Setup of run 1:
Design AHBPERIPH, start of the top module:
module AHBPERIPH(
  input  wire        HCLK,
  input  wire        HRESETn,
  input  wire [31:0] HADDR,
  input  wire [1:0]  HTRANS,
  input  wire        HWRITE,
  input  wire [31:0] HWDATA,
  output wire [31:0] HRDATA,
  output wire        HREADY,
  input  wire        RsRx,
  output wire        RsTx,
  input  wire        capture_event,
  output wire        PWM_OUT,
  input  wire [15:0] GPIOIN,
  output wire [15:0] GPIOOUT,
  output wire [6:0]  seg,
  output wire        dp,
  output wire [3:0]  an,
  output wire        uart_irq,
  output wire        timer_irq,
  output wire        gpio_irq
);
  wire [3:0]  mux_sel;
  wire        hsel_uart, hsel_timer, hsel_gpio, hsel_7seg;
  wire [31:0] hrdata_uart, hrdata_timer, hrdata_gpio, hrdata_7seg;
  wire        hready_uart, hready_timer, hready_gpio, hready_7seg;
  AHBDCD uAHBDCD (
    .HADDR(HADDR),
    .HSEL_S0(),
    .HSEL_S1(),
    .HSEL_S2(hsel_uart),
    .HSEL_S3(hsel_timer),
    .HSEL_S4(hsel_gpio),
    .HSEL_S5(hsel_7seg),
    .HSEL_S6(),
    .HSEL_S7(),
    .HSEL_S8(),
    .HSEL_S9(),
    .HSEL_NOMAP(),
    .MUX_SEL(mux_sel)
  );
  AHBMUX uAHBMUX (
    .HCLK(HCLK),
    .HRESETn(HRESETn),
    .MUX_SEL(mux_sel),
    .HRDATA_S0(32'h0000_0000),
    .HRDATA_S1(32'h0000_0000),
    .HRDATA_S2(hrdata_uart),
    .HRDATA_S3(hrdata_timer),
    .HRDATA_S4(hrdata_gpio),
    .HRDATA_S5(hrdata_7seg),
    .HRDATA_S6(32'h0000_0000),
    .HRDATA_S7(32'h0000_0000),
    .HRDATA_S8(32'h0000_0000),
    .HRDATA_S9(32'h0000_0000),
    .HRDATA_NOMAP(32'hDEADBEEF),
    .HREADYOUT_S0(1'b1),
    .HREADYOUT_S1(1'b1),
    .HREADYOUT_S2(hready_uart),
    .HREADYOUT_S3(hready_timer),
    .HREADYOUT_S4(hready_gpio),
    .HREADYOUT_S5(hready_7seg),
    .HREADYOUT_S6(1'b1),
    .HREADYOUT_S7(1'b1),
    .HREADYOUT_S8(1'b1),
    .HREADYOUT_S9(1'b1),
    .HREADYOUT_NOMAP(1'b1),
    .HRDATA(HRDATA),
    .HREADY(HREADY)
  );
  AHBUART uAHBUART (
    .HCLK(HCLK),
    .HRESETn(HRESETn),
    .HADDR(HADDR),
    .HTRANS(HTRANS),
    .HWDATA(HWDATA),
    .HWRITE(HWRITE),
    .HREADY(HREADY),
    .HREADYOUT(hready_uart),
    .HRDATA(hrdata_uart),
    .HSEL(hsel_uart),
    .RsRx(RsRx),
    .RsTx(RsTx),
    .uart_irq(uart_irq)
  );
  AHB7SEGDEC uAHB7SEGDEC (
    .HCLK(HCLK),
    .HRESETn(HRESETn),
    .HADDR(HADDR),
    .HTRANS(HTRANS),
    .HWDATA(HWDATA),
    .HWRITE(HWRITE),
    .HREADY(HREADY),
    .HREADYOUT(hready_7seg),
  ...
clock: 6.39 ns
lec_check: 0
abc_area: 1
cap_margin: 35
cell_pad_in_sites_detail_placement: 2
core_margin: 6
core_utilization: 35
gpl_routability_driven: 1
max_routing_layer: met4
place_density_lb_addon: 0.17
setup_slack_margin: -0.14
slew_margin: 20
tns_end_percent: 10
run.sh (not shown) runs the stock make flow with config.mk's settings and CLKGATE_MAP_FILE=.
Run 1 | stages: all done | timing, DRC, antenna: all pass
### run 1 -> run 2
# run 1
export LEC_CHECK = 0
export ABC_AREA = 1
export CAP_MARGIN = 35
export CELL_PAD_IN_SITES_DETAIL_PLACEMENT = 2
export CORE_MARGIN = 6
export CORE_UTILIZATION = 35
export GPL_ROUTABILITY_DRIVEN = 1
export MAX_ROUTING_LAYER = met4
export PLACE_DENSITY_LB_ADDON = 0.17
export SETUP_SLACK_MARGIN = -0.14
export SLEW_MARGIN = 20
export TNS_END_PERCENT = 10
create_clock -name core_clock -period 6.39 [get_ports {HCLK}]
# run 2
export LEC_CHECK = 0
export CAP_MARGIN = 15
export CORE_MARGIN = 2
export CORE_UTILIZATION = 72
export CTS_CLUSTER_DIAMETER = 356
export MAX_ROUTING_LAYER = met4
export PLACE_DENSITY = 0.6
export SETUP_SLACK_MARGIN = -0.39
export SLEW_MARGIN = 20
create_clock -name core_clock -period 4.06 [get_ports {HCLK}]
==> results <==
Finished, but not clean: run 2, with negative setup slack.
Register-to-register slack in run 2 is 2.05 ns below run 1.
Run 2: final setup slack of the worst path is 0.74 ns lower than what run 1 reported.
Clock-buffer cell count sits lower in run 2 than in run 1.
Summary of run 2 over run 1: overall fraction of global-route tracks in use picked up an extra 11 points, clock latency of the later-clocked register in the worst-skew pair lost 0.07 ns.
The following lists how run 3 was set up differently from run 2:
# run 2
export LEC_CHECK = 0
export CAP_MARGIN = 15
export CORE_MARGIN = 2
export CORE_UTILIZATION = 72
export CTS_CLUSTER_DIAMETER = 356
export MAX_ROUTING_LAYER = met4
export PLACE_DENSITY = 0.6
export SETUP_SLACK_MARGIN = -0.39
export SLEW_MARGIN = 20
create_clock -name core_clock -period 4.06 [get_ports {HCLK}]
# run 3
export LEC_CHECK = 0
export CAP_MARGIN = 20
export CORE_ASPECT_RATIO = 1.11
export CORE_MARGIN = 6
export CORE_UTILIZATION = 68
export CTS_CLUSTER_DIAMETER = 303
export CTS_CLUSTER_SIZE = 15
export HOLD_SLACK_MARGIN = 0.17
export MAX_ROUTING_LAYER = met4
export SETUP_SLACK_MARGIN = 1.02
export SLEW_MARGIN = 20
export TNS_END_PERCENT = 35
create_clock -name core_clock -period 4.06 [get_ports {HCLK}]
## What came out
Run 2 and run 3: one clean run, run 3; the rest did not finish clean. Completing all stages was not enough for run 2: its layout failed the final checks because of negative setup slack. When the final numbers for run 3 and run 2 were put side by side, the largest voltage drop on the vdd net turned out to be smaller in run 2. Measured against each other, run 3 and run 2 differ in well-tap cell count, the higher figure coming from run 3. Reported for run 3 and run 2, flip-flop count turned out identical to the last digit. Delta(number of H-tree levels, run 3 - run 2) < 0. Between run 3 and run 2, the overall power consumption is lower for run 3. Delay contributed by the slowest stage of the critical path sits lower in run 3 than in run 2. In run 3, the final area came out 4.3% above the value in run 2. Going from run 2 to run 3, total number of nets in the final design grew by a few percent. Against run 2, run 3 comes in 34 lower on count of endpoints failing setup in the final report. Relative to run 2, total number of cells along the worst setup path has gone down in run 3.
For run 4, these inputs were changed with respect to run 3:
# run 3
export LEC_CHECK = 0
export CAP_MARGIN = 20
export CORE_ASPECT_RATIO = 1.11
export CORE_MARGIN = 6
export CORE_UTILIZATION = 68
export CTS_CLUSTER_DIAMETER = 303
export CTS_CLUSTER_SIZE = 15
export HOLD_SLACK_MARGIN = 0.17
export MAX_ROUTING_LAYER = met4
export SETUP_SLACK_MARGIN = 1.02
export SLEW_MARGIN = 20
export TNS_END_PERCENT = 35
create_clock -name core_clock -period 4.06 [get_ports {HCLK}]
# run 4
export LEC_CHECK = 0
export CAP_MARGIN = 20
export CORE_MARGIN = 2
export CORE_UTILIZATION = 40
export PLACE_DENSITY = 0.6
export SETUP_SLACK_MARGIN = -0.05
export SLEW_MARGIN = 20
create_clock -name core_clock -period 7.3 [get_ports {HCLK}]
--- outcome ---
Changes observed in run 4 relative to run 3: fraction of area in multi-input gates fell 1.8 points; total number of nets in the final design fell by about 4.7%; final critical-path share of the clock period has decreased; number of fillers in the final layout picked up an extra 180%; count of vias placed by the detailed router shrank by about 8%. On global routing met1 resource utilization, the lower figure sits with run 4, not run 3. Taking run 3 as the reference point, the die span in x of run 4 rises by about 30%. Non-clock buffer count: run 4 vs run 3 down about 46%.
Power and IR drop assume default switching activity.
